===== design.v =====
`timescale 1ns / 1ps
module top_module(
    input  wire        clkr,
    input  wire        rst,
    input  wire        rxr,
    input  wire [4:0]  btnr,
    output wire        spr,
    output wire [7:0]  hr,
    output wire [7:0]  mr,
    output wire [4:0]  date,
    output wire [4:0]  month,
    output wire [7:0]  year,
    output wire [6:0]  seg,
    output wire [3:0]  an,
    output wire        dp
);
    reg [4:0] btnr_prev;
    reg [4:0] btnr_sync;
    wire btn_time_edge;
    wire btn_date_edge;
    wire btn_stopwatch;
    wire btn_sw_reset;       
    wire btn_sw_startstop;   
    always @(posedge clkr) begin
        if (rst) begin
            btnr_sync <= 5'b0;
            btnr_prev <= 5'b0;
        end else begin
            btnr_sync <= btnr;
            btnr_prev <= btnr_sync;
        end
    end
    assign btn_time_edge = btnr_sync[0] && !btnr_prev[0];
    assign btn_date_edge = btnr_sync[1] && !btnr_prev[1];
    assign btn_stopwatch = btnr_sync[2];   
    assign btn_sw_reset = btnr_sync[3] && !btnr_prev[3];      
    assign btn_sw_startstop = btnr_sync[4] && !btnr_prev[4];  
    reg tx_start;
    reg [7:0] tx_data;
    wire tx_busy;
    wire tx_out;
    uart_tx #(
        .BAUD_RATE(9600),
        .CLOCK_FREQ(153_600)
    ) uart_tx_inst (
        .clk(clkr),
        .rst(rst),
        .tx_start(tx_start),
        .tx_data(tx_data),
        .tx(tx_out),
        .tx_busy(tx_busy)
    );
    assign spr = tx_out;
    reg [1:0] tx_state;
    localparam TX_IDLE = 0, TX_WAIT_BUSY = 1, TX_WAIT_DONE = 2;
    always @(posedge clkr) begin
        if (rst) begin
            tx_state <= TX_IDLE;
            tx_start <= 0;
        end else
        case(tx_state)
            TX_IDLE: begin
                tx_start <= 0;
                if (btn_time_edge) begin
                    tx_data <= 8'd0;
                    tx_start <= 1;
                    tx_state <= TX_WAIT_BUSY;
                end
                else if (btn_date_edge) begin
                    tx_data <= 8'd1;
                    tx_start <= 1;
                    tx_state <= TX_WAIT_BUSY;
                end
            end
            TX_WAIT_BUSY: begin
                tx_start <= 0;
                if (tx_busy) begin
                    tx_state <= TX_WAIT_DONE;
                end
            end
            TX_WAIT_DONE: begin
                if (!tx_busy) begin
                    tx_state <= TX_IDLE;
                end
            end
            default: tx_state <= TX_IDLE;
        endcase
    end
    wire rx_ready;
    wire [7:0] rx_data;
    uart_rx #(
        .BAUD_RATE(9600),
        .CLOCK_FREQ(153_600)
    ) uart_rx_inst (
        .clk(clkr),
        .rst(rst),
        .rx(rxr),
        .rx_ready(rx_ready),
        .rx_data(rx_data)
    );
    reg [2:0] rx_state;
    reg [1:0] byte_count;
    localparam RX_IDLE = 0, RX_TIME = 1, RX_DATE = 2;
    reg [7:0] hr_reg, mr_reg, sec_reg;
    reg [4:0] date_reg, month_reg;
    reg [7:0] year_reg;
    assign hr = hr_reg;
    assign mr = mr_reg;
    assign date = date_reg;
    assign month = month_reg;
    assign year = year_reg;
    reg [9:0] clk_1hz_counter;
    reg clk_1hz_pulse;
    always @(posedge clkr) begin
        if (rst) begin
            clk_1hz_counter <= 0;
            clk_1hz_pulse <= 0;
        end else if (clk_1hz_counter == 1_000 - 1) begin
            clk_1hz_counter <= 0;
            clk_1hz_pulse <= 1;
        end else begin
            clk_1hz_counter <= clk_1hz_counter + 1;
            clk_1hz_pulse <= 0;
        end
    end
    always @(posedge clkr) begin
        if (rst) begin
            rx_state <= RX_IDLE;
            byte_count <= 0;
            hr_reg <= 0;
            mr_reg <= 0;
            sec_reg <= 0;
            date_reg <= 0;
            month_reg <= 0;
            year_reg <= 0;
        end else
        case(rx_state)
            RX_IDLE: begin
                byte_count <= 0;
                if (btn_time_edge) begin
                    rx_state <= RX_TIME;
                end
                else if (btn_date_edge) begin
                    rx_state <= RX_DATE;
                end
                else if (clk_1hz_pulse) begin
                    if (sec_reg == 59) begin
                        sec_reg <= 0;
                        if (mr_reg == 59) begin
                            mr_reg <= 0;
                            if (hr_reg == 23) begin
                                hr_reg <= 0;
                            end else begin
                                hr_reg <= hr_reg + 1;
                            end
                        end else begin
                            mr_reg <= mr_reg + 1;
                        end
                    end else begin
                        sec_reg <= sec_reg + 1;
                    end
                end
            end
            RX_TIME: begin
                if (rx_ready) begin
                    case(byte_count)
                        2'd0: hr_reg <= rx_data;
                        2'd1: mr_reg <= rx_data;
                        2'd2: sec_reg <= rx_data;
                    endcase
                    if (byte_count == 2'd2) begin
                        rx_state <= RX_IDLE;
                    end else begin
                        byte_count <= byte_count + 1;
                    end
                end
            end
            RX_DATE: begin
                if (rx_ready) begin
                    case(byte_count)
                        2'd0: date_reg <= rx_data[4:0];
                        2'd1: month_reg <= rx_data[4:0];
                        2'd2: year_reg <= rx_data;
                    endcase
                    if (byte_count == 2'd2) begin
                        rx_state <= RX_IDLE;
                    end else begin
                        byte_count <= byte_count + 1;
                    end
                end
            end
            default: rx_state <= RX_IDLE;
        endcase
    end
    wire [6:0] seg_sw;
    wire [3:0] an_sw;
    wire dp_sw;
    stopwatch_simple sw_inst (
        .CLK100MHZ(clkr),
        .rst(rst),
        .btn_reset(btn_sw_reset),
        .btn_startstop(btn_sw_startstop),
        .seg(seg_sw),
        .an(an_sw),
        .dp(dp_sw)
    );
    wire [6:0] seg_time;
    wire [3:0] an_time;
    wire dp_time;
    reg display_mode;
    always @(posedge clkr) begin
        if (rst) begin
            display_mode <= 0;
        end else if (btn_time_edge) begin
            display_mode <= 0;   
        end else if (btn_date_edge) begin
            display_mode <= 1;   
        end
    end
    seven_seg_display display_inst (
        .clk(clkr),
        .rst(rst),
        .hr(hr_reg),
        .mr(mr_reg),
        .date(date_reg),
        .month(month_reg),
        .mode(display_mode),
        .seg(seg_time),
        .an(an_time),
        .dp(dp_time)
    );
    assign seg = btn_stopwatch ? seg_sw : seg_time;
    assign an = btn_stopwatch ? an_sw : an_time;
    assign dp = btn_stopwatch ? dp_sw : dp_time;
endmodule
module seven_seg_display(
    input wire clk,
    input wire rst,
    input wire [7:0] hr,
    input wire [7:0] mr,
    input wire [4:0] date,
    input wire [4:0] month,
    input wire mode,   
    output reg [6:0] seg,
    output reg [3:0] an,
    output wire dp
);
    assign dp = 1'b1;   
    wire [3:0] hr_tens = hr / 10;
    wire [3:0] hr_ones = hr % 10;
    wire [3:0] mr_tens = mr / 10;
    wire [3:0] mr_ones = mr % 10;
    wire [3:0] date_tens = date / 10;
    wire [3:0] date_ones = date % 10;
    wire [3:0] month_tens = month / 10;
    wire [3:0] month_ones = month % 10;
    reg [1:0] digit_select;
    reg [5:0] refresh_counter;
    always @(posedge clk) begin
        if (rst) begin
            refresh_counter <= 0;
            digit_select <= 0;
        end else begin
        refresh_counter <= refresh_counter + 1;
        if (refresh_counter == 50) begin
            refresh_counter <= 0;
            digit_select <= digit_select + 1;
        end
        end
    end
    reg [3:0] bcd_digit;
    always @(*) begin
        if (mode == 0) begin
            case(digit_select)
                2'b00: begin an = 4'b1110; bcd_digit = mr_ones; end
                2'b01: begin an = 4'b1101; bcd_digit = mr_tens; end
                2'b10: begin an = 4'b1011; bcd_digit = hr_ones; end
                2'b11: begin an = 4'b0111; bcd_digit = hr_tens; end
            endcase
        end else begin
            case(digit_select)
                2'b00: begin an = 4'b1110; bcd_digit = month_ones; end
                2'b01: begin an = 4'b1101; bcd_digit = month_tens; end
                2'b10: begin an = 4'b1011; bcd_digit = date_ones; end
                2'b11: begin an = 4'b0111; bcd_digit = date_tens; end
            endcase
        end
    end
    always @(*) begin
        case(bcd_digit)
            4'd0: seg = 7'b1000000;
            4'd1: seg = 7'b1111001;
            4'd2: seg = 7'b0100100;
            4'd3: seg = 7'b0110000;
            4'd4: seg = 7'b0011001;
            4'd5: seg = 7'b0010010;
            4'd6: seg = 7'b0000010;
            4'd7: seg = 7'b1111000;
            4'd8: seg = 7'b0000000;
            4'd9: seg = 7'b0010000;
            default: seg = 7'b1111111;
        endcase
    end
endmodule
module uart_tx #(
    parameter BAUD_RATE = 9600,
    parameter CLOCK_FREQ = 100_000_000
)(
    input wire clk,
    input wire rst,
    input wire tx_start,
    input wire [7:0] tx_data,
    output reg tx,
    output reg tx_busy
);
    localparam integer CLK_PER_BIT = CLOCK_FREQ / BAUD_RATE;
    reg [3:0] clk_count;
    reg [3:0] bit_index;
    reg [7:0] tx_data_reg;
    reg [2:0] state;
    localparam IDLE = 3'd0;
    localparam START_BIT = 3'd1;
    localparam DATA_BITS = 3'd2;
    localparam STOP_BIT = 3'd3;
    always @(posedge clk) begin
        if (rst) begin
            tx <= 1'b1;
            tx_busy <= 1'b0;
            state <= IDLE;
            clk_count <= 0;
            bit_index <= 0;
        end else
        case(state)
            IDLE: begin
                tx <= 1'b1;
                clk_count <= 0;
                bit_index <= 0;
                tx_busy <= 1'b0;
                if (tx_start) begin
                    tx_data_reg <= tx_data;
                    tx_busy <= 1'b1;
                    state <= START_BIT;
                end
            end
            START_BIT: begin
                tx <= 1'b0;
                if (clk_count < CLK_PER_BIT - 1) begin
                    clk_count <= clk_count + 1;
                end else begin
                    clk_count <= 0;
                    state <= DATA_BITS;
                end
            end
            DATA_BITS: begin
                tx <= tx_data_reg[bit_index];
                if (clk_count < CLK_PER_BIT - 1) begin
                    clk_count <= clk_count + 1;
                end else begin
                    clk_count <= 0;
                    if (bit_index < 7) begin
                        bit_index <= bit_index + 1;
                    end else begin
                        bit_index <= 0;
                        state <= STOP_BIT;
                    end
                end
            end
            STOP_BIT: begin
                tx <= 1'b1;
                if (clk_count < CLK_PER_BIT - 1) begin
                    clk_count <= clk_count + 1;
                end else begin
                    clk_count <= 0;
                    state <= IDLE;
                end
            end
            default: state <= IDLE;
        endcase
    end
endmodule
module uart_rx #(
    parameter BAUD_RATE = 9600,
    parameter CLOCK_FREQ = 100_000_000
)(
    input wire clk,
    input wire rst,
    input wire rx,
    output reg rx_ready,
    output reg [7:0] rx_data
);
    localparam integer CLK_PER_BIT = CLOCK_FREQ / BAUD_RATE;
    reg [3:0] clk_count;
    reg [3:0] bit_index;
    reg [7:0] rx_data_reg;
    reg [2:0] state;
    reg rx_sync, rx_prev;
    localparam IDLE = 3'd0;
    localparam START_BIT = 3'd1;
    localparam DATA_BITS = 3'd2;
    localparam STOP_BIT = 3'd3;
    always @(posedge clk) begin
        if (rst) begin
            rx_sync <= 1'b1;
            rx_prev <= 1'b1;
        end else begin
            rx_sync <= rx;
            rx_prev <= rx_sync;
        end
    end
    always @(posedge clk) begin
        rx_ready <= 1'b0;
        if (rst) begin
            rx_data <= 8'd0;
            state <= IDLE;
            clk_count <= 0;
            bit_index <= 0;
        end else
        case(state)
            IDLE: begin
                clk_count <= 0;
                bit_index <= 0;
                if (rx_prev == 1'b1 && rx_sync == 1'b0) begin
                    state <= START_BIT;
                end
            end
            START_BIT: begin
                if (clk_count < (CLK_PER_BIT / 2) - 1) begin
                    clk_count <= clk_count + 1;
                end else begin
                    clk_count <= 0;
                    if (rx_sync == 1'b0) begin
                        state <= DATA_BITS;
                    end else begin
                        state <= IDLE;
                    end
                end
            end
            DATA_BITS: begin
                if (clk_count < CLK_PER_BIT - 1) begin
                    clk_count <= clk_count + 1;
                end else begin
                    clk_count <= 0;
                    rx_data_reg[bit_index] <= rx_sync;
                    if (bit_index < 7) begin
                        bit_index <= bit_index + 1;
                    end else begin
                        bit_index <= 0;
                        state <= STOP_BIT;
                    end
                end
            end
            STOP_BIT: begin
                if (clk_count < CLK_PER_BIT - 1) begin
                    clk_count <= clk_count + 1;
                end else begin
                    clk_count <= 0;
                    rx_ready <= 1'b1;
                    rx_data <= rx_data_reg;
                    state <= IDLE;
                end
            end
            default: state <= IDLE;
        endcase
    end
endmodule
module stopwatch_simple(
    input  wire CLK100MHZ,
    input  wire rst,
    input  wire btn_reset,       
    input  wire btn_startstop,   
    output reg  [6:0] seg,
    output reg  [3:0] an,
    output wire dp
);
    assign dp = 1'b1;   
    reg running;
    always @(posedge CLK100MHZ) begin
        if (rst || btn_reset) begin
            running <= 0;   
        end else if (btn_startstop) begin
            running <= ~running;   
        end
    end
    reg [6:0] cnt;
    reg tick_10hz;
    always @(posedge CLK100MHZ) begin
        if (rst) begin
            cnt <= 0;
            tick_10hz <= 0;
        end else if (cnt == 100 - 1) begin   
            cnt <= 0;
            tick_10hz <= 1;
        end else begin
            cnt <= cnt + 1;
            tick_10hz <= 0;
        end
    end
    reg [5:0] seconds;   
    reg [5:0] minutes;   
    reg [3:0] centisec;  
    always @(posedge CLK100MHZ) begin
        if (rst || btn_reset) begin
            seconds <= 0;
            minutes <= 0;
            centisec <= 0;
        end else if (running && tick_10hz) begin
            if (centisec == 9) begin
                centisec <= 0;
                if (seconds == 59) begin
                    seconds <= 0;
                    if (minutes == 59) begin
                        minutes <= 0;
                    end else begin
                        minutes <= minutes + 1;
                    end
                end else begin
                    seconds <= seconds + 1;
                end
            end else begin
                centisec <= centisec + 1;
            end
        end
    end
    wire [3:0] s1 = seconds % 10;
    wire [3:0] s10 = seconds / 10;
    wire [3:0] m1 = minutes % 10;
    wire [3:0] m10 = minutes / 10;
    reg [1:0] sel;
    reg [5:0] refresh_cnt;
    always @(posedge CLK100MHZ) begin
        if (rst) begin
            refresh_cnt <= 0;
            sel <= 0;
        end else begin
        refresh_cnt <= refresh_cnt + 1;
        if (refresh_cnt == 50) begin
            refresh_cnt <= 0;
            sel <= sel + 1;
        end
        end
    end
    reg [3:0] digit;
    always @(*) begin
        case(sel)
            2'b00: begin an = 4'b1110; digit = s1; end    
            2'b01: begin an = 4'b1101; digit = s10; end   
            2'b10: begin an = 4'b1011; digit = m1; end    
            2'b11: begin an = 4'b0111; digit = m10; end   
        endcase
    end
    always @(*) begin
        case(digit)
            4'd0: seg = 7'b1000000;
            4'd1: seg = 7'b1111001;
            4'd2: seg = 7'b0100100;
            4'd3: seg = 7'b0110000;
            4'd4: seg = 7'b0011001;
            4'd5: seg = 7'b0010010;
            4'd6: seg = 7'b0000010;
            4'd7: seg = 7'b1111000;
            4'd8: seg = 7'b0000000;
            4'd9: seg = 7'b0010000;
            default: seg = 7'b1111111;
        endcase
    end
endmodule

===== run.sh =====
#!/bin/bash
# the make line also repeats each setting of config.mk as NAME=value (left out here)
make -C /OpenROAD-flow-scripts/flow DESIGN_CONFIG=/design/flow/config.mk WORK_HOME=/design/flow/orfs CLKGATE_MAP_FILE= finish

===== config.mk =====
export PLATFORM = sky130hd
export DESIGN_NAME = top_module
export DESIGN_NICKNAME = top_module
export VERILOG_FILES = /design/flow/design.v
export SDC_FILE = /design/flow/constraint.sdc
export NUM_CORES = 4
export LEC_CHECK = 0
export ABC_AREA = 1
export CAP_MARGIN = 0
export CORE_MARGIN = 2
export CORE_UTILIZATION = 72
export CTS_CLUSTER_DIAMETER = 218
export PLACE_DENSITY = 0.35
export SLEW_MARGIN = 20

===== constraint.sdc =====
create_clock -name core_clock -period 5.65 [get_ports {clkr}]
set_input_delay 1.1300 -clock core_clock [delete_from_list [all_inputs] [get_ports {clkr}]]
set_output_delay 1.1300 -clock core_clock [all_outputs]
set_load 0.01 [all_outputs]

==> run notes, run 1 <==
run metrics: Sequential Power=1.19 mW, switching pwr=1.45 mW, sequential cell area=around 3300 sq um, Synth Instances=1480, category of the worst setup path capture point=primary output, combinational cell area excluding buffers and inverters=6080 sq um, most used cell along the critical path=inv_2, Slew Limit Headroom=37.0%, Internal=2.29 mW, vias in the first global route=10083, final worst-path setup slack=-1.72 ns, total power of the final layout=3.73 mW, number of synthesis warnings=5, MUX area fraction=0.201%, Required @ worst endpoint=4.52 ns, CTS sink count=160, ys cells=1480, Post-Synthesis Cell Area=~9900 sq um, path category of the worst min-delay check=register to register, cell type with the largest total area after synthesis=dfxtp_1, power dissipated in the clock network=between 1 and 1.5 mW, worst setup path endpoint=seg[4], Worst path max stage delay=0.44 ns, violation tally from detailed-route iteration zero=1498, YS chip area=9940 sq um, critical path class=register to primary output, final critical-path required period=about 7.4 ns, CTS max path bufs=2, pin count of the biggest net entering global routing=56, max capacitance violation total=0, static leakage=5.46 nW, nets in the synthesized netlist=1543, worst-case setup slack after placement=-0.306 ns, setup skew after layout=~0.0094 ns, cell at the root of the clock tree=clkbuf_16, combinational share of power=38.8%, clock group share of total power=29.2%, final number of hold-violating endpoints=0, routed length per placed instance=18.9 um, Core ar.=13300 sq um, later-pin clock latency in the skew report=0.42 ns, Die Ht=121 um, top fanout value on the critical path=6, biggest area contributors in the synthesized netlist=dfxtp_1 30%, nand2_1 11%, inv_1 8.2%, post-layout period usage of the worst path=130%, power density over cell area=304 nW/um^2, flip-flop and latch count after synthesis=160, post-synthesis area per instance=6.72 sq um, category of cells accounting for the largest share of critical-path delay=simple AND/OR/NAND/NOR gates, RSZ-0062 raised after global routing=yes, XOR Share, Synth=1.94%, Tightest Pin Transition=0.935 ns, global-route usage over all layers=37.1%, net total in the final layout=1678, DRC Markers=0, number of levels the H-tree was split into=4, HPWL Detailed=18100 um, final-layout fill cell count=582, final non-filler cell area=12300 sq um, Die Footprint=14800 sq um, Comb. pwr=1.45 mW, sequential share of power=32.0%, wire length after detailed routing=34100 um, type of origin of the critical path=register, end of the worst register-to-register path=mr_reg[4], Hold Path Stages=2, share of synthesized area occupied by flip-flops and latches=33.2%, number of distinct standard cells referenced by the synthesized netlist=between 50 and 60, vias after detailed routing=about 12000, top-count cell post-synth=nand2_1, tool warning count=57, most used flip-flop cell=dfxtp_1, first-pass iteration count of the detailed router=12, starting density of the core=74.5%, number of antenna violations at the first check in global routing=1, vias per std cell=6.38, final worst hold slack=0.448 ns, flop-to-flop setup slack=2.74 ns, maximum vdd drop=about 0.22 mV, beginning of the critical path=display_inst.digit_select[0], global-route wire length before repair=44700 um, antenna diode count=0, number of cell instances on the worst register-to-register path=11, Max Clk Rate=~140 MHz, largest family of logic cells by area=simple AND/OR/NAND/NOR gates, cell count after placement=1752, Simple Share, Synth=29.9%, fa+ha+maj area frac=6.92%, final core utilization=91.9%, Layout area overhead=23.4%, Hold EP=year_reg[6], layout check failures=setup timing, final setup vio count=7, Detail Route Antenna Nets=0, Worst R2R Start=rx_state[2], CTS tree=yes, area share of and-or/or-and cells after synthesis=17.6%, fraction of post-synthesis cell area in the top cell type by area=30.2%, clock-pin transition on the worst setup and hold timing paths=~0.060 ns, final instance count without filler cells=1804, die outline width=approximately 120 um, Worst Path Buf+Inv=10, boundary pin count=55, # port buffers=53, worst path arrival time=6.24 ns, post-place instance area=11100 sq um, Max power group=combinational cells, routability cong.=roughly 0.94, top cells by instance count after synthesis=296 x nand2_1, 218 x inv_1, 163 x nor2_1, slowest stage cell, crit path=o21ai_4, fraction of power spent switching nets=38.7%, number of synthesized flops with an enable pin=10, pins over their slew limit=0, residual overflow from global routing=0, TritonCTS Buffers=17, Total Neg Setup Slack=-11.27 ns, ys async rst share=0%, num rows=42, logic depth of the worst path, buffers included=34, run status=failed layout checks, number of hold buffers added after CTS=0, beginning of the worst hold path=year_reg[6]
==> timing repair <==
item | CTS | global route
resized | 81 | 80
pin swaps | 32 | 48
endpoints found under the setup margin | 7 | 7
buffers inserted | 14 | 6
==> layout make-up <==
| cell class | instances | share of cell area, % |
|---|---|---|
| Sequential cell | 160 | 27.0 |
| Tap cell | 176 | 1.80 |
| Inverter | 229 | 7.11 |
| Multi-Input combinational cell | 1060 | 49.6 |
| Clock inverter | 12 | 0.796 |
| Clock buffer | 20 | 3.81 |
| Timing Repair Buffer | 147 | 9.97 |
==> layer usage <==
metal  global-route usage [%]  vias to the layer above  share of wire [%]
li1                         -                     5156                  -
met3                     7.28                      320                 12
met1                     42.1                     5177                 34
met5                        0                        -               0.67
met4                     17.4                       10                8.2
met2                     66.5                      851                 45
==> run 2: changes to the inputs <==
- ABC_AREA: 1 -> unset
- CAP_MARGIN: 0 -> 20
- CORE_UTILIZATION: 72 -> 55
- CTS_CLUSTER_DIAMETER: 218 -> 344
- CTS_CLUSTER_SIZE: unset -> 91
- PLACE_DENSITY: 0.35 -> unset
- clock period: 5.65 -> 9.64 ns (I/O delays scaled with it)
==> run 2 against run 1 <==
Effect of this change:
- now clean on timing, DRC and antenna
- wire length down 31%
- synthesized cell count down 15%
- first-iteration DRC count down 59%
- combinational power down 93%
- final cell count down 16%
- cell area down 6.5%
- global-route usage down 13 points
- clock skew up 0.0015 ns
- clock-buffer cell count up 2
- largest power group is now the clock network
- highest routed layer is now met4
==> run notes, run 2 <==
run metrics: top fanout value on the critical path=19 (+13), Die Footprint=19800 sq um (+34%), Slew Limit Headroom=27.1% (-9.9 points), first-pass iteration count of the detailed router=5 (-7), vias in the first global route=8248 (-18%), ys cells=1255 (-15%), switching pwr=0.341 mW (-76%), number of synthesis warnings=5 (unchanged), Synth Instances=1255 (-15%), fraction of power spent switching nets=22.5% (-16 points), power dissipated in the clock network=0.717 mW (-34%), most used flip-flop cell=dfxtp_1, nets in the synthesized netlist=1318 (-15%), clock group share of total power=47.3% (+18 points), final critical-path required period=8.54 ns, routed length per placed instance=15.5 um (-18%), Tightest Pin Transition=1.09 ns (+0.157 ns), Worst path max stage delay=0.69 ns (+0.25 ns), type of origin of the critical path=register, net total in the final layout=1339 (-20%), XOR Share, Synth=3.33% (+1.4 points), residual overflow from global routing=0 (unchanged), CTS max path bufs=2 (unchanged), starting density of the core=56.6% (-18 points), CTS sink count=160 (unchanged), fraction of post-synthesis cell area in the top cell type by area=29.2% (-0.98 points), beginning of the critical path=display_inst.digit_select[0], postcts setup bufs=0 (-14), total power of the final layout=1.51 mW (-59%), final number of hold-violating endpoints=0 (unchanged), setup skew after layout=0.0109 ns (+0.00149 ns), number of antenna violations at the first check in global routing=0 (-1), number of distinct standard cells referenced by the synthesized netlist=93 (+69%), number of hold buffers added after CTS=0 (unchanged), worst path cell trace=inv_1 > ha_1 > mux2i_1 > or2_2 > ha_1 > o21bai_2 > ha_1 > nor3_2 > a31oi_4 > a32o_1 > a211oi_1 > nor2_2 > o311a_1 > o21ai_0 > nand2_1 > nor2_1 > xnor2_1 > mux2_2 > ha_1 > nand2b_1 > a221oi_1 > clkdlybuf4s50_1, wire length after detailed routing=23600 um (-31%), fa+ha+maj area frac=6.90% (-0.029 points), HPWL Detailed=16800 um (-7.0%), cell type with the largest total area after synthesis=dfxtp_1, Max Clk Rate=117 MHz, pin count of the biggest net entering global routing=97 (+73%), final core utilization=63.2% (-29 points), Hold Path Stages=0 (-2), pins over their slew limit=0 (unchanged), area share of and-or/or-and cells after synthesis=20.1% (+2.4 points), # port buffers=53 (unchanged), post-layout period usage of the worst path=88.6% (-42 points), Layout area overhead=11.7%, combinational share of power=6.4% (-32 points), Sequential Power=0.700 mW (-41%), biggest area contributors in the synthesized netlist=dfxtp_1 29%, mux2i_1 6.8%, ha_1 6.7%, violation tally from detailed-route iteration zero=612 (-59%), Max power group=the clock network, MUX area fraction=9.99% (+9.8 points), antenna diode count=0 (unchanged), final setup vio count=0 (-7), Die Ht=141 um (+16%), path category of the worst min-delay check=register to register, vias after detailed routing=8980 (-22%), global-route usage over all layers=24.2% (-13 points), Worst Path Buf+Inv=2 (-8), DRC Markers=0 (unchanged), CTS tree=yes, vias per std cell=5.92 (-7.3%), category of cells accounting for the largest share of critical-path delay=AND-OR/OR-AND gates, end of the worst register-to-register path=mr_reg[2], RSZ-0062 raised after global routing=no, flop-to-flop setup slack=7.11 ns (+4.37 ns), largest family of logic cells by area=simple AND/OR/NAND/NOR gates, Post-Synthesis Cell Area=10300 sq um (+3.3%), Hold EP=uart_tx_inst.tx_data_reg[0], die outline width=141 um (+16%), category of the worst setup path capture point=primary output, clock-pin transition on the worst setup and hold timing paths=0.06 ns (about the same), Internal=1.17 mW (-49%), Core ar.=18100 sq um (+36%), number of cell instances on the worst register-to-register path=9 (-2), worst path arrival time=6.61 ns (+0.37 ns), power density over cell area=132 nW/um^2 (-57%), logic depth of the worst path, buffers included=22 (-35%), worst setup path endpoint=seg[1], global-route wire length before repair=39900 um (-11%), most used cell along the critical path=ha_1, TritonCTS Buffers=17 (unchanged), Required @ worst endpoint=7.71 ns (+3.19 ns), number of levels the H-tree was split into=4 (unchanged), num rows=49 (+17%), beginning of the worst hold path=tx_data, routability cong.=0.904 (-3.9%), ys async rst share=0% (unchanged), top cells by instance count after synthesis=180 x nor2_1, 150 x dfxtp_1, 106 x nand2_1, Worst R2R Start=sec_reg[0], critical path class=register to primary output, top-count cell post-synth=nor2_1, boundary pin count=55 (unchanged), max capacitance violation total=0 (unchanged), Simple Share, Synth=23.0% (-6.9 points), post-synthesis area per instance=8.18 sq um (+22%), share of synthesized area occupied by flip-flops and latches=32.2% (-1.1 points), Total Neg Setup Slack=0 ns (+11.27 ns), run status=timing/DRC/antenna clean, count of instances resized after the clock tree is built=0 (-100%), Detail Route Antenna Nets=0 (unchanged), maximum vdd drop=0.103 mV (-53%), sequential share of power=46.2% (+14 points), flip-flop and latch count after synthesis=160 (unchanged), later-pin clock latency in the skew report=0.43 ns (about the same), tool warning count=55 (-3.5%), cell at the root of the clock tree=clkbuf_16, number of synthesized flops with an enable pin=10 (unchanged), static leakage=4.38 nW (-20%), slowest stage cell, crit path=ha_1, YS chip area=10300 sq um (+3.3%), Comb. pwr=0.0972 mW (-93%)
[run 2: area by class of cell]
type	count	area [sq um]
fill	1593	6670
multi-input combinational	994	6500
sequential	160	3300
timing repair buffer	59	573
clock buffer	22	497
tap	229	287
inverter	44	165
clock inverter	10	144
[run 2: per-stage QoR]
stage | std cells | worst slack (ns) | hold WS [ns] | instance area, sq um
5_1_grt | 1518 | 0.553 | 0.474 | 11500
6_report | 1518 | 1.10 | 0.444 | 11500
4_1_cts | 1518 | 1.07 | 0.453 | 11500
3_5_place_dp | 1486 | 1.54 | 0.428 | 10800
3_3_place_gp | 1486 | 1.66 | 0.422 | 10800
2_1_floorplan | 1255 | 2.62 | 0.400 | 10300
[run 2: routing by layer]
layer | vias up | wire length, um | GRT usage [%]
met5 | - | 0 | 0
met4 | 0 | 376 | 7.37
met3 | 34 | 961 | 3.29
met2 | 207 | 11000 | 40.4
met1 | 4170 | 11300 | 32.7
li1 | 4569 | - | -
==> run 3: changes to the inputs <==
- CORE_UTILIZATION: 55 -> 40
- CTS_CLUSTER_DIAMETER: 344 -> unset
- CTS_CLUSTER_SIZE: 91 -> unset
- clock period: 9.64 -> 9.8 ns (I/O delays scaled with it)
==> run 3 against run 2 <==
Effect of this change:
- critical path depth is the same
- clock-buffer cell count shrank 3
- cell area grew 0.57%
- sequential power shrank 2%
- power shrank 3.9%
- hold slack lost 0.019 ns
- wire length grew 5.4%
- still clean on timing, DRC and antenna
- die area grew 36%
- synthesized area is the same
==> run notes, run 3 <==
run metrics: run status=timing/DRC/antenna clean, type of origin of the critical path=register, nets in the synthesized netlist=1318 (unchanged), number of antenna violations at the first check in global routing=0 (unchanged), RSZ-0062 raised after global routing=no, category of the worst setup path capture point=primary output, CTS tree=yes, top fanout value on the critical path=19 (unchanged), flop-to-flop setup slack=6.76 ns (-0.35 ns), pins over their slew limit=0 (unchanged), tool warning count=53 (-3.6%), Tightest Pin Transition=1.05 ns (-0.0411 ns), later-pin clock latency in the skew report=0.42 ns (about the same), vias in the first global route=8305 (+0.69%), length of routed met2 wiring=11100 um (+1.4%), CTS sink count=160 (unchanged), flip-flop and latch count after synthesis=160 (unchanged), TritonCTS Buffers=17 (unchanged), worst path arrival time=6.62 ns (about the same), postcts setup bufs=0 (unchanged), # port buffers=53 (unchanged), routability cong.=0.892 (-1.4%), post-layout period usage of the worst path=87.5% (-1.1 points), Post-Synthesis Cell Area=10300 sq um (unchanged), first-pass iteration count of the detailed router=5 (unchanged), vias per std cell=5.58 (-5.7%), Hold EP=uart_tx_inst.tx_data_reg[0], power density over cell area=126 nW/um^2 (-4.5%), ys async rst share=0% (unchanged), Detail Route Antenna Nets=0 (unchanged), Worst R2R Start=sw_inst.running, HPWL Detailed=17700 um (+5.1%), number of synthesis warnings=5 (unchanged), number of synthesized flops with an enable pin=10 (unchanged), top cells by instance count after synthesis=180 x nor2_1, 150 x dfxtp_1, 106 x nand2_1, Worst path max stage delay=0.71 ns (+0.02 ns), number of cell instances on the worst register-to-register path=7 (-2), Top Layer Used=met4, final critical-path required period=8.58 ns, slowest stage cell, crit path=ha_1, YS chip area=10300 sq um (unchanged), boundary pin count=55 (unchanged), Max power group=sequential cells, DRC Markers=0 (unchanged), starting density of the core=40.8% (-16 points), category of cells accounting for the largest share of critical-path delay=AND-OR/OR-AND gates, share of synthesized area occupied by flip-flops and latches=32.2% (unchanged), global-route usage over all layers=18.7% (-5.5 points), cell at the root of the clock tree=clkbuf_16, routed length per placed instance=15.4 um (-1.1%), routed wire length on met3=1140 um (+19%), critical path class=register to primary output, clock-pin transition on the worst setup and hold timing paths=0.06 ns (about the same), wire length after detailed routing=24900 um (+5.4%), Required @ worst endpoint=7.84 ns (+0.13 ns), Worst Path Buf+Inv=2 (unchanged), area share of and-or/or-and cells after synthesis=20.1% (unchanged), Die Footprint=27000 sq um (+36%), Sequential Power=0.689 mW (-2%), vias after detailed routing=9023 (+0.48%), number of distinct standard cells referenced by the synthesized netlist=93 (unchanged), Total Neg Setup Slack=0 ns (unchanged), final worst hold slack=0.425 ns (-0.0186 ns), count of instances resized after the clock tree is built=0 (unchanged), final setup vio count=0 (unchanged), largest family of logic cells by area=simple AND/OR/NAND/NOR gates, number of hold buffers added after CTS=0 (unchanged), die outline width=164 um (+17%), post-synthesis area per instance=8.18 sq um (unchanged), Synth Instances=1255 (unchanged), ys cells=1255 (unchanged), cell type with the largest total area after synthesis=dfxtp_1, Hold Path Stages=0 (unchanged), beginning of the worst hold path=tx_data, Die Ht=164 um (+17%), maximum vdd drop=0.106 mV (+3.0%), biggest area contributors in the synthesized netlist=dfxtp_1 29%, mux2i_1 6.8%, ha_1 6.7%, clock group share of total power=46.0% (-1.3 points), global-route wire length before repair=41300 um (+3.4%), worst path cell trace=inv_1 > ha_1 > mux2i_1 > or2_2 > ha_1 > o21bai_2 > ha_1 > nor3_2 > a31oi_4 > a32o_1 > a211oi_1 > nor2_2 > o311a_1 > o21ai_0 > nand2_1 > nor2_1 > xnor2_1 > mux2_2 > ha_1 > nand2b_1 > a221oi_1 > clkdlybuf4s50_1, post-route met1 wirelength=12300 um (+9.2%), Core ar.=25200 sq um (+39%), switching pwr=0.355 mW (+4.0%), sequential share of power=47.4% (+1.2 points), setup skew after layout=0.00630 ns (-0.00464 ns), Max Clk Rate=117 MHz, Comb. pwr=0.0954 mW (-2%), pin count of the biggest net entering global routing=59 (-39%), worst setup path endpoint=seg[1], fraction of power spent switching nets=24.4% (+1.9 points), end of the worst register-to-register path=sw_inst.minutes[5], most used cell along the critical path=ha_1, fa+ha+maj area frac=6.90% (unchanged), fraction of post-synthesis cell area in the top cell type by area=29.2% (unchanged), most used flip-flop cell=dfxtp_1, number of levels the H-tree was split into=4 (unchanged), XOR Share, Synth=3.33% (unchanged), logic depth of the worst path, buffers included=22 (unchanged), antenna diode count=0 (unchanged), MUX area fraction=9.99% (unchanged), Internal=1.10 mW (-6.2%), power dissipated in the clock network=0.670 mW (-6.6%), net total in the final layout=1338 (-0.075%), Slew Limit Headroom=29.8% (+2.7 points), path category of the worst min-delay check=register to register, combinational share of power=6.6% (+0.2 points), Layout area overhead=12.4%, CTS max path bufs=2 (unchanged), max capacitance violation total=0 (unchanged), residual overflow from global routing=0 (unchanged), Simple Share, Synth=23.0% (unchanged), static leakage=4.35 nW (-0.72%), final number of hold-violating endpoints=0 (unchanged), violation tally from detailed-route iteration zero=547 (-11%), beginning of the critical path=display_inst.digit_select[0], num rows=58 (+18%), top-count cell post-synth=nor2_1
## run 3: per-layer routing
metal  vias up  track usage [%]
met5         -                0
met1      4237             26.1
met2       189             29.8
met3        23             3.23
met4         0             4.43
li1       4574                -
## run 3: metrics by stage
| stage | cells | cell area (sq um) | utilization (%) | worst slack (ns) | total power [mW] |
|---|---|---|---|---|---|
| finish | 1618 | 11500 | 45.8 | 1.22 | 1.45 |
| global route | 1618 | 11500 | 45.8 | 0.677 | 1.51 |
| CTS | 1618 | 11500 | 45.8 | 1.20 | 1.47 |
| detailed placement | 1586 | 10900 | 43.5 | 1.67 | 0.799 |
| global placement | 1586 | 10900 | 43.5 | 1.83 | 0.798 |
| floorplan | 1255 | 10300 | - | 2.75 | 0.768 |
## run 3: final cells by class
| cell class | instances | area, sq um |
|---|---|---|
| inverter | 44 | 165 |
| clock inverter | 13 | 148 |
| multi-input combinational | 994 | 6500 |
| clock buffer | 19 | 443 |
| timing repair buffer | 58 | 566 |
| tap | 330 | 413 |
| sequential | 160 | 3300 |
| fill | 2480 | 13600 |
==> run 4: changes to the inputs <==
- CELL_PAD_IN_SITES_DETAIL_PLACEMENT: unset -> 1
- CELL_PAD_IN_SITES_GLOBAL_PLACEMENT: unset -> 3
- CORE_MARGIN: 2 -> 9
- CTS_CLUSTER_SIZE: unset -> 41
- GPL_ROUTABILITY_DRIVEN: unset -> 1
- GPL_TIMING_DRIVEN: unset -> 1
- MIN_ROUTING_LAYER: unset -> met1
- PLACE_DENSITY_LB_ADDON: unset -> 0.29
- SETUP_SLACK_MARGIN: unset -> -0.82
- SLEW_MARGIN: 20 -> 10
- TNS_END_PERCENT: unset -> 80
- clock period: 9.8 -> 10.0 ns (I/O delays scaled with it)
==> run 4 against run 3 <==
Effect of this change:
- hold slack improved by 0.0053 ns
- wire length increased by 15%
- critical endpoint unchanged
- cell area increased by 0.16%
- clock power decreased by 3.9%
- largest power group unchanged
- highest routed layer unchanged
- largest cell class unchanged
- first-iteration DRC count decreased by 8.4%
- still clean
- global-route usage decreased by 0.61 points
- final cell count increased by 0.12%
- critical path depth unchanged
==> run notes, run 4 <==
run metrics: final number of hold-violating endpoints=0 (unchanged), global-route usage over all layers=18.0% (-0.61 points), Hold EP=uart_tx_inst.tx_data_reg[0], MUX area fraction=9.99% (unchanged), number of cell instances on the worst register-to-register path=9 (+2), post-synthesis area per instance=8.18 sq um (unchanged), Tightest Pin Transition=1.08 ns (+0.0283 ns), top fanout value on the critical path=19 (unchanged), combinational share of power=6.8% (+0.2 points), pins over their slew limit=0 (unchanged), category of cells accounting for the largest share of critical-path delay=AND-OR/OR-AND gates, YS chip area=10300 sq um (unchanged), fa+ha+maj area frac=6.90% (unchanged), vias per std cell=5.66 (+1.5%), sequential share of power=47.7% (+0.3 points), Slew Limit Headroom=27.9% (-1.9 points), area share of and-or/or-and cells after synthesis=20.1% (unchanged), static leakage=4.36 nW (+0.31%), path category of the worst min-delay check=register to register, Comb. pwr=0.0961 mW (+0.7%), routed length per placed instance=17.6 um (+14%), Worst Path Buf+Inv=2 (unchanged), first-pass iteration count of the detailed router=4 (-1), # port buffers=53 (unchanged), num rows=58 (unchanged), starting density of the core=40.8% (unchanged), ys async rst share=0% (unchanged), number of levels the H-tree was split into=4 (unchanged), number of distinct standard cells referenced by the synthesized netlist=93 (unchanged), Detail Route Antenna Nets=0 (unchanged), final-layout fill cell count=3045 (+23%), final setup vio count=0 (unchanged), net total in the final layout=1340 (+0.15%), DRC Markers=0 (unchanged), power density over cell area=123 nW/um^2 (-2.7%), Worst R2R Start=sec_reg[0], wire length after detailed routing=28500 um (+15%), maximum vdd drop=0.114 mV (+7.7%), slowest stage cell, crit path=ha_1, number of synthesis warnings=5 (unchanged), Die Footprint=31800 sq um (+18%), worst path arrival time=6.69 ns (+0.07 ns), vias after detailed routing=9170 (+1.6%), RSZ-0062 raised after global routing=no, Max power group=sequential cells, Simple Share, Synth=23.0% (unchanged), count of instances resized after the clock tree is built=0 (unchanged), pin count of the biggest net entering global routing=94 (+59%), most used cell along the critical path=ha_1, logic depth of the worst path, buffers included=22 (unchanged), fraction of power spent switching nets=24.6% (+0.19 points), routability cong.=0.829 (-7.1%), Die Ht=178 um (+8.5%), Layout area overhead=12.5%, Worst path max stage delay=0.70 ns (about the same), worst setup path endpoint=seg[1], biggest area contributors in the synthesized netlist=dfxtp_1 29%, mux2i_1 6.8%, ha_1 6.7%, Total Neg Setup Slack=0 ns (unchanged), clock group share of total power=45.5% (-0.5 points), global-route wire length before repair=47200 um (+14%), Internal=1.07 mW (-2.8%), category of the worst setup path capture point=primary output, worst path cell trace=inv_1 > ha_1 > mux2i_1 > or2_2 > ha_1 > o21bai_2 > ha_1 > nor3_2 > a31oi_4 > a32o_1 > a211oi_1 > nor2_2 > o311a_1 > o21ai_0 > nand2_1 > nor2_1 > xnor2_1 > mux2_2 > ha_1 > nand2b_1 > a221oi_1 > clkdlybuf4s50_1, residual overflow from global routing=0 (unchanged), run status=timing/DRC/antenna clean, setup skew after layout=0.0112 ns (+0.00491 ns), most used flip-flop cell=dfxtp_1, post-layout period usage of the worst path=86.9% (-0.63 points), type of origin of the critical path=register, violation tally from detailed-route iteration zero=501 (-8.4%), number of hold buffers added after CTS=0 (unchanged), flip-flop and latch count after synthesis=160 (unchanged), Max Clk Rate=115 MHz, Core ar.=25200 sq um (unchanged), ys cells=1255 (unchanged), CTS max path bufs=2 (unchanged), critical path class=register to primary output, postcts setup bufs=0 (unchanged), top-count cell post-synth=nor2_1, beginning of the critical path=display_inst.digit_select[0], final critical-path required period=8.69 ns, vias in the first global route=9250 (+11%), power dissipated in the clock network=0.644 mW (-3.9%), CTS sink count=160 (unchanged), later-pin clock latency in the skew report=0.43 ns (about the same), top cells by instance count after synthesis=180 x nor2_1, 150 x dfxtp_1, 106 x nand2_1, fraction of post-synthesis cell area in the top cell type by area=29.2% (unchanged), switching pwr=0.348 mW (-1.8%), HPWL Detailed=20900 um (+19%), cell count after placement=1587 (+0.063%), Required @ worst endpoint=8.00 ns (+0.16 ns), Hold Path Stages=0 (unchanged), number of antenna violations at the first check in global routing=0 (unchanged), tool warning count=53 (unchanged), cell type with the largest total area after synthesis=dfxtp_1, cell at the root of the clock tree=clkbuf_16, beginning of the worst hold path=tx_data, final instance count without filler cells=1620 (+0.12%), boundary pin count=55 (unchanged), clock-pin transition on the worst setup and hold timing paths=0.06 ns (about the same), number of synthesized flops with an enable pin=10 (unchanged), die outline width=178 um (+8.5%), Synth Instances=1255 (unchanged), largest family of logic cells by area=simple AND/OR/NAND/NOR gates, Sequential Power=0.676 mW (-2%), nets in the synthesized netlist=1318 (unchanged), CTS tree=yes, flop-to-flop setup slack=7.33 ns (+0.57 ns), Post-Synthesis Cell Area=10300 sq um (unchanged), XOR Share, Synth=3.33% (unchanged), TritonCTS Buffers=17 (unchanged), antenna diode count=0 (unchanged), max capacitance violation total=0 (unchanged), end of the worst register-to-register path=mr_reg[4], share of synthesized area occupied by flip-flops and latches=32.2% (unchanged)
## run 4: layout make-up
cell class,instances,area (sq um),area share (%)
Clock buffer,20,468,4.05
Clock inverter,12,124,1.07
Inverter,44,165,1.43
Multi-Input combinational cell,994,6500,56.3
Sequential cell,160,3300,28.6
Tap cell,330,413,3.57
Timing Repair Buffer,60,581,5.02
## run 4: through the flow
stage	setup WS (ns)	hold WS (ns)	power, mW	utilization [%]	area, sq um
CTS	1.25	0.435	1.44	45.9	11500
finish	1.31	0.430	1.42	45.9	11600
detailed placement	1.73	0.426	0.787	43.5	11000
floorplan	2.91	0.400	0.753	-	10300
global placement	1.88	0.422	0.785	43.5	11000
global route	0.569	0.451	1.47	45.9	11600
## run 4: routing by layer
metal  GRT usage [%]  part of all wire (%)  vias to the layer above
li1                -                     -                     4577
met1            22.6                    47                     4487
met2            31.6                    49                       90
met3            3.09                   2.8                       16
met4            4.10                  0.77                        0
met5               0                     0                        -
==> run 5: changes to the inputs <==
- ABC_AREA: unset -> 1
- CAP_MARGIN: 20 -> 0
- CELL_PAD_IN_SITES_DETAIL_PLACEMENT: 1 -> unset
- CELL_PAD_IN_SITES_GLOBAL_PLACEMENT: 3 -> unset
- CORE_MARGIN: 9 -> 2
- CORE_UTILIZATION: 40 -> 71
- CTS_CLUSTER_SIZE: 41 -> 73
- GPL_ROUTABILITY_DRIVEN: 1 -> unset
- GPL_TIMING_DRIVEN: 1 -> unset
- MIN_ROUTING_LAYER: met1 -> unset
- PLACE_DENSITY_LB_ADDON: 0.29 -> 0.03
- SETUP_SLACK_MARGIN: -0.82 -> 1.51
- SLEW_MARGIN: 10 -> 20
- TNS_END_PERCENT: 80 -> 5
- clock period: 10.0 -> 5.22 ns (I/O delays scaled with it)
==> run 5 against run 4 <==
Effect of this change:
- now fails the layout checks on setup timing
- largest cell class unchanged
- combinational power increased to 16 times the previous value
- clock-buffer cell count up 3
- synthesized cell count increased by 18%
==> run notes, run 5 <==
run metrics: type of origin of the critical path=register, residual overflow from global routing=0 (unchanged), CTS tree=yes, setup skew after layout=0.00927 ns (-0.00194 ns), violation tally from detailed-route iteration zero=1480 (+200%), final worst-path setup slack=-0.936 ns (-2.25 ns), switching pwr=1.50 mW (+330%), starting density of the core=72.2% (+31 points), post-route met1 wirelength=11800 um (-13%), Internal=2.61 mW (+140%), fraction of power spent switching nets=36.5% (+12 points), pins over their slew limit=0 (unchanged), number of hold buffers added after CTS=0 (unchanged), die outline width=122 um (-31%), Layout area overhead=26.8%, category of the worst setup path capture point=primary output, cell type with the largest total area after synthesis=dfxtp_1, total power of the final layout=4.11 mW (+190%), final critical-path required period=between 6 and 7 ns, Comb. pwr=1.55 mW (+1500%), # port buffers=53 (unchanged), Hold EP=btnr_prev[3], vias after detailed routing=11488 (+25%), post-synthesis area per instance=6.72 sq um (-18%), fraction of post-synthesis cell area in the top cell type by area=30.2% (+0.98 points), CTS max path bufs=2 (unchanged), later-pin clock latency in the skew report=0.43 ns (about the same), combinational cell area excluding buffers and inverters=6020 sq um (-7.4%), final core utilization=91.5% (+46 points), number of levels the H-tree was split into=4 (unchanged), number of synthesized flops with an enable pin=10 (unchanged), share of synthesized area occupied by flip-flops and latches=33.2% (+1.1 points), final-layout fill cell count=599 (-80%), num rows=43 (-26%), TritonCTS Buffers=17 (unchanged), beginning of the worst hold path=btnr_sync[3], number of synthesis warnings=5 (unchanged), flop-to-flop setup slack=2.22 ns (-5.11 ns), Die Footprint=15000 sq um (-53%), most used flip-flop cell=dfxtp_1, Core ar.=13800 sq um (-45%), area share of and-or/or-and cells after synthesis=17.6% (-2.4 points), number of antenna violations at the first check in global routing=0 (unchanged), category of cells accounting for the largest share of critical-path delay=simple AND/OR/NAND/NOR gates, global-route wire length before repair=47700 um (+1.1%), sequential share of power=31.5% (-16 points), biggest area contributors in the synthesized netlist=dfxtp_1 30%, nand2_1 11%, inv_1 8.2%, static leakage=5.67 nW (+30%), length of routed met2 wiring=15600 um (+12%), power density over cell area=326 nW/um^2 (+170%), Max Clk Rate=162 MHz, flip-flop and latch count after synthesis=160 (unchanged), XOR Share, Synth=1.94% (-1.4 points), DRC Markers=0 (unchanged), Total Neg Setup Slack=-6.11 ns (-6.11 ns), worst-case setup slack after placement=-0.460 ns (-2.19 ns), Detail Route Antenna Nets=0 (unchanged), routed length per placed instance=17.7 um (+0.88%), layout check failures=setup timing, net total in the final layout=1725 (+29%), clock group share of total power=30.8% (-15 points), Post-Synthesis Cell Area=9940 sq um (-3.2%), global-route usage over all layers=39.1% (+21 points), Worst path max stage delay=0.35 ns (-0.35 ns), boundary pin count=55 (unchanged), post-layout period usage of the worst path=118% (+31 points), tool warning count=56 (+5.7%), vias per std cell=6.19 (+9.4%), number of cell instances on the worst register-to-register path=11 (+2), top fanout value on the critical path=7 (-12), wire length after detailed routing=32900 um (+16%), logic depth of the worst path, buffers included=37 (+68%), YS chip area=9940 sq um (-3.2%), routed wire length on met3=3300 um (+320%), worst setup path endpoint=seg[4], antenna diode count=0 (unchanged), Die Ht=122 um (-31%), MUX area fraction=0.201% (-9.8 points), sequential cell area=3310 sq um (about the same), HPWL Detailed=18100 um (-13%), top cells by instance count after synthesis=296 x nand2_1, 218 x inv_1, 163 x nor2_1, maximum vdd drop=0.328 mV (+190%), Required @ worst endpoint=4.18 ns (-3.82 ns), routability cong.=0.911 (+9.9%), vias in the first global route=10345 (+12%), final number of hold-violating endpoints=0 (unchanged), largest family of logic cells by area=simple AND/OR/NAND/NOR gates, Worst R2R Start=rx_state[2], final setup vio count=7 (+7), path category of the worst min-delay check=register to register, Hold Path Stages=2 (+2), number of distinct standard cells referenced by the synthesized netlist=55 (-41%), ys cells=1480 (+18%), nets in the synthesized netlist=1543 (+17%), top-count cell post-synth=nand2_1, fa+ha+maj area frac=6.92% (+0.029 points), max capacitance violation total=0 (unchanged), slowest stage cell, crit path=dfxtp_2, Max power group=combinational cells, beginning of the critical path=display_inst.digit_select[0], pin count of the biggest net entering global routing=47 (-50%), Slew Limit Headroom=42.7% (+15 points), Worst Path Buf+Inv=8 (+6), first-pass iteration count of the detailed router=14 (+10), final instance count without filler cells=1855 (+15%), combinational share of power=37.7% (+31 points), clock-pin transition on the worst setup and hold timing paths=0.07 ns (about the same), RSZ-0062 raised after global routing=yes, Tightest Pin Transition=0.857 ns (-0.223 ns), end of the worst register-to-register path=mr_reg[2], power dissipated in the clock network=1.27 mW (+97%), CTS sink count=160 (unchanged), Synth Instances=1480 (+18%), Top Layer Used=met5, cell at the root of the clock tree=clkbuf_16, worst path arrival time=5.11 ns (-1.58 ns), ys async rst share=0% (unchanged), run status=failed layout checks, cell count after placement=1805 (+14%), Sequential Power=1.29 mW (+91%), critical path class=register to primary output, Simple Share, Synth=29.9% (+6.9 points)
[run 5: stage by stage]
step / area, sq um / hold slack (ns)
floorplan: 9990 / 0.400
global placement: 11500 / 0.414
detailed placement: 11500 / 0.411
CTS: 12400 / 0.436
global route: 12600 / 0.458
finish: 12600 / 0.440
[run 5: layer usage]
metal  GRT usage, %  up-vias
met5              0        -
met4           20.2        2
met3           7.62      259
met2           68.4      817
met1           45.3     5168
li1               -     5242
[run 5: final cells by class]
class,instances,area share (%)
Timing Repair Buffer,194,12.5
Multi-Input combinational cell,1060,47.8
Clock inverter,9,0.735
Sequential cell,160,26.2
Inverter,229,6.90
Clock buffer,23,4.05
Tap cell,180,1.79
[run 5: what timing repair did]
| action | CTS | global route |
|---|---|---|
| endpoints found under the setup margin | 7 | 7 |
| resized | 82 | 44 |
| pin swaps | 26 | 27 |
| buffers inserted | 10 | 8 |
==> run 6: changes to the inputs <==
- ABC_AREA: 1 -> unset
- CAP_MARGIN: 0 -> 20
- CORE_UTILIZATION: 71 -> 55
- CTS_CLUSTER_DIAMETER: unset -> 52
- CTS_CLUSTER_SIZE: 73 -> 50
- PLACE_DENSITY_LB_ADDON: 0.03 -> unset
- SETUP_SLACK_MARGIN: 1.51 -> 1.54
- clock period: 5.22 -> 5.55 ns (I/O delays scaled with it)
==> run 6 against run 5 <==
Effect of this change:
- still fails the layout checks on setup timing
- via count is 16% lower
- clock power is 9% lower
- die area is 32% higher
- largest power group is now sequential cells
- register-to-register slack better by 0.42 ns
- critical path type unchanged
- synthesized cell count is 15% lower
- hold slack worse by 0.0066 ns
- utilization is 21 points lower
==> run notes, run 6 <==
run metrics: power density over cell area=201 nW/um^2 (-38%), global-route wire length before repair=42900 um (-10%), Detail Route Antenna Nets=0 (unchanged), pin count of the biggest net entering global routing=61 (+30%), final worst-path setup slack=-0.325 ns (+0.611 ns), run status=failed layout checks, CTS max path bufs=2 (unchanged), cell at the root of the clock tree=clkbuf_16, routed length per placed instance=15.5 um (-12%), wire length after detailed routing=25800 um (-22%), worst path arrival time=4.77 ns (-0.34 ns), number of cell instances on the worst register-to-register path=9 (-2), final setup vio count=7 (unchanged), fraction of power spent switching nets=23.8% (-13 points), path category of the worst min-delay check=register to register, layout check failures=setup timing, Simple Share, Synth=23.0% (-6.9 points), XOR Share, Synth=3.33% (+1.4 points), biggest area contributors in the synthesized netlist=dfxtp_1 29%, mux2i_1 6.8%, ha_1 6.7%, DRC Markers=0 (unchanged), final critical-path required period=5.88 ns, setup skew after layout=0.00741 ns (-0.00186 ns), Total Neg Setup Slack=-1.47 ns (+4.64 ns), pins over their slew limit=0 (unchanged), num rows=49 (+14%), most used cell along the critical path=ha_4, Sequential Power=1.22 mW (-5%), global-route layer with the greatest usage=met2, CTS sink count=160 (unchanged), area share of and-or/or-and cells after synthesis=20.1% (+2.4 points), Post-Synthesis Cell Area=10300 sq um (+3.3%), net total in the final layout=1481 (-14%), Required @ worst endpoint=4.44 ns (+0.26 ns), final non-filler cell area=12700 sq um (+0.90%), Layout area overhead=23.8%, vias in the first global route=8861 (-14%), beginning of the critical path=display_inst.digit_select[1], category of cells accounting for the largest share of critical-path delay=AND-OR/OR-AND gates, MUX area fraction=9.99% (+9.8 points), post-place instance area=12000 sq um (+4.4%), sequential share of power=47.6% (+16 points), global-route usage over all layers=26.2% (-13 points), number of synthesis warnings=5 (unchanged), number of levels the H-tree was split into=4 (unchanged), sequential cell area=3310 sq um (unchanged), most used flip-flop cell=dfxtp_1, residual overflow from global routing=0 (unchanged), share of synthesized area occupied by flip-flops and latches=32.2% (-1.1 points), worst path cell trace=inv_2 > ha_4 > mux2i_4 > or2_4 > ha_4 > o21bai_4 > ha_4 > nor3_4 > a31oi_4 > a32o_2 > a211oi_2 > nor2_2 > o311a_1 > o21ai_2 > nand2_2 > nor2_4 > xnor2_2 > mux2_4 > ha_4 > nand2b_4 > a221oi_4 > buf_2, type of origin of the critical path=register, top-count cell post-synth=nor2_1, Max Clk Rate=roughly 170 MHz, fa+ha+maj area frac=6.90% (-0.029 points), Worst R2R Start=sec_reg[0], clock group share of total power=45.3% (+14 points), final-layout fill cell count=1525 (+150%), Max power group=sequential cells, first-pass iteration count of the detailed router=5 (-9), cell type with the largest total area after synthesis=dfxtp_1, number of antenna violations at the first check in global routing=0 (unchanged), worst setup path endpoint=seg[1], Internal=1.95 mW (-25%), routability cong.=0.934 (+2.5%), starting density of the core=56.6% (-16 points), logic depth of the worst path, buffers included=22 (-41%), critical path class=register to primary output, Synth Instances=1255 (-15%), top cells by instance count after synthesis=180 x nor2_1, 150 x dfxtp_1, 106 x nand2_1, boundary pin count=55 (unchanged), beginning of the worst hold path=btnr_sync[3], flip-flop and latch count after synthesis=160 (unchanged), tool warning count=58 (+3.6%), power dissipated in the clock network=1.16 mW (-9%), violation tally from detailed-route iteration zero=630 (-57%), max capacitance violation total=0 (unchanged), ys cells=1255 (-15%), vias per std cell=5.78 (-6.6%), Worst Path Buf+Inv=2 (-6), flop-to-flop setup slack=2.64 ns (+0.42 ns), ys async rst share=0% (unchanged), combinational share of power=7.1% (-31 points), slowest stage cell, crit path=dfxtp_2, nets in the synthesized netlist=1318 (-15%), post-layout period usage of the worst path=106% (-12 points), end of the worst register-to-register path=mr_reg[6], combinational cell area excluding buffers and inverters=6740 sq um (+12%), static leakage=5.12 nW (-9.7%), Die Footprint=19800 sq um (+32%), RSZ-0062 raised after global routing=yes, Hold EP=btnr_prev[3], CTS tree=yes, maximum vdd drop=0.233 mV (-29%), switching pwr=0.608 mW (-59%), top fanout value on the critical path=3 (-4), worst-case setup slack after placement=-0.305 ns (+0.155 ns), antenna diode count=0 (unchanged), Core ar.=18100 sq um (+32%), # port buffers=53 (unchanged), HPWL Detailed=19200 um (+5.5%), Comb. pwr=0.183 mW (-88%), Worst path max stage delay=0.33 ns (-0.02 ns), TritonCTS Buffers=17 (unchanged), Hold Path Stages=2 (unchanged), later-pin clock latency in the skew report=0.43 ns (about the same), met2 layer usage reported by global route=42.9% (-26 points), met1 demand-to-capacity share in global routing=35.9% (-9.4 points), category of the worst setup path capture point=primary output, vias after detailed routing=9600 (-16%), clock-pin transition on the worst setup and hold timing paths=0.06 ns (about the same), die outline width=141 um (+15%), Die Ht=141 um (+15%), final number of hold-violating endpoints=0 (unchanged), largest family of logic cells by area=simple AND/OR/NAND/NOR gates, number of synthesized flops with an enable pin=10 (unchanged), Slew Limit Headroom=32.1% (-11 points), total power of the final layout=2.56 mW (-38%), number of distinct standard cells referenced by the synthesized netlist=93 (+69%), global-route met3 utilization=4.42% (-3.2 points), Tightest Pin Transition=1.02 ns (+0.162 ns), post-synthesis area per instance=8.18 sq um (+22%), YS chip area=10300 sq um (+3.3%), fraction of post-synthesis cell area in the top cell type by area=29.2% (-0.98 points)
run 6: layout make-up:
cell class                      instances  share of cell area, %
Inverter                               44                   1.30
Clock buffer                           23                   3.92
Timing Repair Buffer                  201                   12.8
Tap cell                              229                   2.25
Clock inverter                          9                  0.758
Sequential cell                       160                   26.0
Multi-Input combinational cell        994                   53.0
run 6: what timing repair did:
action / 4_1_cts / 5_1_grt
cloned: 0 / 0
setup endpoints to repair: 7 / 7
setup buffers: 0 / 2
resized: 25 / 22
hold buffers: 0 / 0
pin swaps: 5 / 8
run 6: through the flow:
stage               hold WS, ns  util, %  std cells
CTS                       0.435     69.6       1658
finish                    0.433     70.1       1660
floorplan                 0.400        -       1255
global route              0.460     70.1       1660
detailed placement        0.426     66.3       1626
global placement          0.416     66.3       1626
run 6: per-layer routing:
| layer | part of all wire [%] | vias to the layer above |
|---|---|---|
| met5 | 0 | - |
| met2 | 47 | 211 |
| met1 | 48 | 4485 |
| li1 | - | 4866 |
| met4 | 1.8 | 0 |
| met3 | 3.8 | 38 |
==> run 7: changes to the inputs <==
- CORE_UTILIZATION: 55 -> 70
- CTS_CLUSTER_DIAMETER: 52 -> 357
- PLACE_DENSITY_LB_ADDON: unset -> 0.0
- SETUP_SLACK_MARGIN: 1.54 -> 2.57
- clock period: 5.55 -> 8.85 ns (I/O delays scaled with it)
==> run 7 against run 6 <==
Effect of this change:
- the run now finishes clean
- register-to-register slack gained 3.3 ns
- global-route usage grew 5.2 points
- critical path type unchanged
- combinational power fell by 37%
- first-iteration DRC count up 33%
- sequential power down 38%
- highest routed layer unchanged
- non-clock buffer count down 109
- synthesized cell count did not move
- sequential cell count stayed put
- via count grew 0.22%
- utilization increased by 13 points
==> run notes, run 7 <==
run metrics: worst path arrival time=4.89 ns (+0.12 ns), number of synthesis warnings=5 (unchanged), Worst R2R Start=sec_reg[0], beginning of the worst hold path=tx_data, post-layout period usage of the worst path=75.3% (-31 points), largest family of logic cells by area=simple AND/OR/NAND/NOR gates, post-synthesis area per instance=8.18 sq um (unchanged), worst setup path endpoint=seg[5], fraction of power spent switching nets=24.5% (+0.70 points), YS chip area=10300 sq um (unchanged), top-count cell post-synth=nor2_1, nets in the synthesized netlist=1318 (unchanged), Post-Synthesis Cell Area=10300 sq um (unchanged), Die Ht=125 um (-11%), area share of and-or/or-and cells after synthesis=20.1% (unchanged), slowest stage cell, crit path=o32ai_4, Worst path max stage delay=0.41 ns (+0.08 ns), Max Clk Rate=150 MHz, MUX area fraction=9.99% (unchanged), die outline width=125 um (-11%), Internal=1.19 mW (-39%), DRC Markers=0 (unchanged), Sequential Power=0.762 mW (-38%), CTS tree=yes, Detail Route Antenna Nets=0 (unchanged), routability cong.=0.942 (+0.89%), CTS max path bufs=2 (unchanged), Die Footprint=15700 sq um (-21%), critical path class=register to primary output, top cells by instance count after synthesis=180 x nor2_1, 150 x dfxtp_1, 106 x nand2_1, Hold EP=uart_tx_inst.tx_data_reg[0], Max power group=sequential cells, cell type with the largest total area after synthesis=dfxtp_1, # port buffers=53 (unchanged), fa+ha+maj area frac=6.90% (unchanged), sequential cell area=3310 sq um (+0.23%), boundary pin count=55 (unchanged), Comb. pwr=0.116 mW (-37%), clock-pin transition on the worst setup and hold timing paths=0.06 ns (about the same), type of origin of the critical path=register, vias after detailed routing=9621 (+0.22%), worst path cell trace=buf_4 > ha_4 > mux2_2 > nand2b_4 > inv_1 > ha_1 > a2111oi_4 > buf_4 > a21oi_4 > nor2_4 > a21oi_1 > o221ai_1 > o211ai_1 > or3_1 > o32ai_4 > inv_1 > ha_1 > mux2i_1 > a221oi_2 > clkdlybuf4s15_2, violation tally from detailed-route iteration zero=836 (+33%), Synth Instances=1255 (unchanged), setup skew after layout=0.00775 ns (+0.000334 ns), most used flip-flop cell=dfxtp_1, Layout area overhead=16.7%, category of cells accounting for the largest share of critical-path delay=AND-OR/OR-AND gates, beginning of the critical path=display_inst.digit_select[1], routed length per placed instance=16.9 um (+9.0%), sequential share of power=48.4% (+0.8 points), Required @ worst endpoint=7.08 ns (+2.64 ns), end of the worst register-to-register path=mr_reg[3], CTS sink count=160 (unchanged), run status=timing/DRC/antenna clean, vias in the first global route=8974 (+1.3%), final-layout fill cell count=950 (-38%), final setup vio count=0 (-7), Total Neg Setup Slack=0 ns (+1.47 ns), path category of the worst min-delay check=register to register, combinational share of power=7.4% (+0.3 points), Tightest Pin Transition=1.04 ns (+0.0250 ns), flop-to-flop setup slack=5.90 ns (+3.26 ns), logic depth of the worst path, buffers included=20 (-9.1%), pin count of the biggest net entering global routing=93 (+52%), Slew Limit Headroom=30.4% (-1.7 points), combinational cell area excluding buffers and inverters=6890 sq um (+2.2%), static leakage=4.58 nW (-11%), final number of hold-violating endpoints=0 (unchanged), number of antenna violations at the first check in global routing=0 (unchanged), XOR Share, Synth=3.33% (unchanged), global-route usage over all layers=31.4% (+5.2 points), cell at the root of the clock tree=clkbuf_16, power density over cell area=131 nW/um^2 (-35%), first-pass iteration count of the detailed router=5 (unchanged), biggest area contributors in the synthesized netlist=dfxtp_1 29%, mux2i_1 6.8%, ha_1 6.7%, number of hold buffers added after CTS=0 (unchanged), category of the worst setup path capture point=primary output, HPWL Detailed=16700 um (-13%), final critical-path required period=~6.7 ns, cell count after placement=1441 (-11%), maximum vdd drop=0.112 mV (-52%), number of synthesized flops with an enable pin=10 (unchanged), final worst hold slack=0.442 ns (+0.00952 ns), clock group share of total power=44.2% (-1.1 points), max capacitance violation total=0 (unchanged), Simple Share, Synth=23.0% (unchanged), top fanout value on the critical path=9 (+6), number of levels the H-tree was split into=4 (unchanged), vias per std cell=6.38 (+10%), Hold Path Stages=0 (-2), ys cells=1255 (unchanged), share of synthesized area occupied by flip-flops and latches=32.2% (unchanged), net total in the final layout=1373 (-7.3%), tool warning count=56 (-3.4%), antenna diode count=0 (unchanged), number of distinct standard cells referenced by the synthesized netlist=93 (unchanged), num rows=44 (-10%), RSZ-0062 raised after global routing=yes, total power of the final layout=1.57 mW (-38%), Worst Path Buf+Inv=5 (+3), pins over their slew limit=0 (unchanged), number of cell instances on the worst register-to-register path=9 (unchanged), wire length after detailed routing=25500 um (-1.1%), later-pin clock latency in the skew report=0.41 ns (-0.02 ns), Core ar.=14400 sq um (-21%), TritonCTS Buffers=17 (unchanged), ys async rst share=0% (unchanged), residual overflow from global routing=0 (unchanged), global-route wire length before repair=41800 um (-2.5%), switching pwr=0.385 mW (-37%), fraction of post-synthesis cell area in the top cell type by area=29.2% (unchanged), starting density of the core=71.2% (+15 points), power dissipated in the clock network=0.696 mW (-40%), final instance count without filler cells=1507 (-9.2%), flip-flop and latch count after synthesis=160 (unchanged)
## run 7: timing repair
item,in CTS,in global routing
gates cloned,0,1
endpoints found under the setup margin,7,7
setup buffers,21,12
gates resized,65,27
pin swaps,25,10
## run 7: routing by layer
metal / share of wire [%] / track usage [%] / vias up
li1: - / - / 4650
met1: 43 / 39.6 / 4533
met2: 49 / 55.1 / 392
met3: 5.9 / 5.39 / 46
met4: 1.9 / 9.67 / 0
met5: 0 / 0 / -
## run 7: cell type report
cell class | count | share of cell area [%]
Multi-Input combinational cell | 995 | 57.5
Sequential cell | 160 | 27.7
Timing Repair Buffer | 92 | 6.83
Clock buffer | 18 | 3.67
Tap cell | 184 | 1.92
Inverter | 44 | 1.40
Clock inverter | 14 | 1.07
## run 7: metrics by stage
stage	worst slack (ns)	instance area, sq um	utilization (%)
after floorplan	2.53	10300	-
after global placement	1.50	10800	75.0
after detailed placement	1.29	10800	75.0
after CTS	2.23	11800	81.6
after global routing	1.97	12000	83.1
final	2.19	12000	83.1
Power and IR drop assume default switching activity.
